== run A ==
==> flow/design.v (excerpt) <==
module buck_v1_0 #(
  parameter model_data_width = 25,
  parameter model_decimal_width = 16
)(
  input aclk, 
  input resetn, 
  input clock_enable,
  input pwm, 
  input signed [model_data_width-1:0] input_voltage,
  input signed [model_data_width-1:0] period_inductor,
  input signed [model_data_width-1:0] period_capacitor,
  input signed [model_data_width-1:0] inverse_resistor,
  output reg signed [model_data_width-1:0] inductor_current,
  output signed [model_data_width-1:0] capacitor_current,
  output signed [model_data_width-1:0] output_current,
  output reg signed [model_data_width-1:0] output_voltage  
);
Settings: LEC_CHECK=0, ABC_AREA=1, CAP_MARGIN=20, CORE_MARGIN=2, CORE_UTILIZATION=71, CTS_CLUSTER_SIZE=34, HOLD_SLACK_MARGIN=0.29, MAX_ROUTING_LAYER=met4, SLEW_MARGIN=20; clock period 14.1 ns.
run.sh (not shown) runs the stock make flow with config.mk's settings and CLKGATE_MAP_FILE=.
Complete run, failing final checks: run A, reason setup timing.
Here is what was changed in the inputs of run B compared with run A.
- changing ABC_AREA from 1 to 0
- setting SETUP_SLACK_MARGIN to -1.14 for the first time
- setting CTS_CLUSTER_DIAMETER to 274 for the first time
### Flow results
FAIL for each of run A and run B
Ran to the end and failed final checks on setup timing: run B.
To summarise run A: no stage aborted, but the layout did not pass its checks, failing on setup timing.
Run B vs run A, slowest cell on the critical path: sky130_fd_sc_hd__fa_1 vs sky130_fd_sc_hd__fa_2
Summary — relative area change from synthesis to final layout, run B relative to run A: lower, by 4.4 points.
The start point of the critical path comes out inverse_resistor[8] in one run and inverse_resistor[1] in the other, namely in run A and run B respectively.
Row hold slack: run B lower / run A higher
diff inputs: run B => run C
- changing SETUP_SLACK_MARGIN from -1.14 to 1.75
- removing CTS_CLUSTER_DIAMETER (formerly 274)
--- outcome ---
- The layout from run C, despite a flow that completed every stage, fails the layout checks, with the failing checks listed as setup timing.
- Run B → run C: clock skew climbed 0.010 ns, final cell count without fillers higher, non-clock buffer count up 140.
- The core of run C is more densely filled than that of run B.
- Run C ends up with higher largest stage delay on the critical path than run B does.
- Of the two values seen for launching element of the worst setup path, inverse_resistor[3] was produced by run C and inverse_resistor[1] by run B.
## Diff of input files: run D against run C
- HOLD_SLACK_MARGIN no longer set, was 0.29
- SETUP_SLACK_MARGIN now 3.66, was 1.75
- ABC_AREA no longer set, was 0
- CTS_CLUSTER_DIAMETER now 273, previously not set
[summary]
- No crash in run D: every stage finished, but the layout fails its final checks due to setup timing.
- Compared with run C, in run D setup TNS rose 17.10 ns; minimum setup slack in the final design rose 0.64 ns; length of the first detailed-routing pass in iterations fell 2.
- Diff run C -> run D | number of logic stages on the critical path including buffering | down by a few percent
- First-pass GRT wire length for run D: about 1.1% down relative to run C
- Comparing run C and run D, the higher delay contributed by the slowest stage of the critical path was measured on run C.
- Diff run C -> run D: cell area saw a decrease; maximum frequency saw an increase.

---

Starting RTL as in the previous note.
Design buck_v1_0, start of the top module:
module buck_v1_0 #(
  parameter model_data_width = 25,
  parameter model_decimal_width = 16
)(
  input aclk, 
  input resetn, 
  input clock_enable,
  input pwm, 
  input signed [model_data_width-1:0] input_voltage,
  input signed [model_data_width-1:0] period_inductor,
  input signed [model_data_width-1:0] period_capacitor,
  input signed [model_data_width-1:0] inverse_resistor,
  output reg signed [model_data_width-1:0] inductor_current,
  output signed [model_data_width-1:0] capacitor_current,
  output signed [model_data_width-1:0] output_current,
  output reg signed [model_data_width-1:0] output_voltage  
);
export LEC_CHECK = 0
export ABC_AREA = 1
export CAP_MARGIN = 0
export CELL_PAD_IN_SITES_GLOBAL_PLACEMENT = 1
export CORE_ASPECT_RATIO = 1.99
export CORE_MARGIN = 2
export CORE_UTILIZATION = 54
export CTS_CLUSTER_DIAMETER = 108
export GPL_ROUTABILITY_DRIVEN = 0
export MIN_ROUTING_LAYER = met1
export PLACE_DENSITY_LB_ADDON = 0.16
export SLEW_MARGIN = 20
export TNS_END_PERCENT = 95
create_clock -name core_clock -period 19.4 [get_ports {aclk}]
The starting point went through all stages and came out clean.
Change:
==> flow/config.mk (replaced) <==
export PLATFORM = sky130hd
export DESIGN_NAME = buck_v1_0
export DESIGN_NICKNAME = buck_v1_0
export VERILOG_FILES = /design/flow/design.v
export SDC_FILE = /design/flow/constraint.sdc
export NUM_CORES = 4
export LEC_CHECK = 0
export CAP_MARGIN = 20
export CORE_MARGIN = 2
export CORE_UTILIZATION = 40
export GPL_ROUTABILITY_DRIVEN = 0
export MAX_ROUTING_LAYER = met4
export SLEW_MARGIN = 20
==> flow/constraint.sdc (replaced) <==
create_clock -name core_clock -period 28.0 [get_ports {aclk}]
set_input_delay 5.6000 -clock core_clock [delete_from_list [all_inputs] [get_ports {aclk}]]
set_output_delay 5.6000 -clock core_clock [all_outputs]
set_load 0.01 [all_outputs]
After rerunning: The new run finished clean. Worst hold slack improves by 0.025 ns. Global-route usage went down by 15 points. Core utilization goes down by 19 points. Synthesized area went down by about 4%.
Change:
--- a/flow/config.mk
+++ b/flow/config.mk
@@ -7,7 +7,10 @@
 export LEC_CHECK = 0
+export ABC_AREA = 1
 export CAP_MARGIN = 20
-export CORE_MARGIN = 2
+export CELL_PAD_IN_SITES_GLOBAL_PLACEMENT = 2
+export CORE_MARGIN = 10
 export CORE_UTILIZATION = 40
-export GPL_ROUTABILITY_DRIVEN = 0
+export CTS_CLUSTER_DIAMETER = 391
+export GPL_TIMING_DRIVEN = 1
 export MAX_ROUTING_LAYER = met4
-export SLEW_MARGIN = 20
+export SLEW_MARGIN = 15
Result: The new run finished clean; sequential cell count is unchanged; routed wire length rose by 29%; first-iteration DRC count rose by 1.3%; hold slack loses 0.033 ns; global-route usage rose by 3.0 points; die area rose by 12%; setup slack gains 0.36 ns; maximum frequency rose by 1.4%; clock-buffer cell count does not change; critical path depth fell by 4.
Change:
==> flow/config.mk (replaced) <==
export PLATFORM = sky130hd
export DESIGN_NAME = buck_v1_0
export DESIGN_NICKNAME = buck_v1_0
export VERILOG_FILES = /design/flow/design.v
export SDC_FILE = /design/flow/constraint.sdc
export NUM_CORES = 4
export LEC_CHECK = 0
export CAP_MARGIN = 20
export CORE_MARGIN = 2
export CORE_UTILIZATION = 40
export SLEW_MARGIN = 20
Setup slack is worse by 0.45 ns.
Hold slack is worse by 0.037 ns.
Utilization is higher by 0.28 points.
Maximum frequency is lower by about 1.8%.
First-iteration DRC count is lower by 15%.
Sequential share of layout area barely changes.
Register-to-register slack is better by 0.13 ns.
Synthesized area is lower by 4.0%.
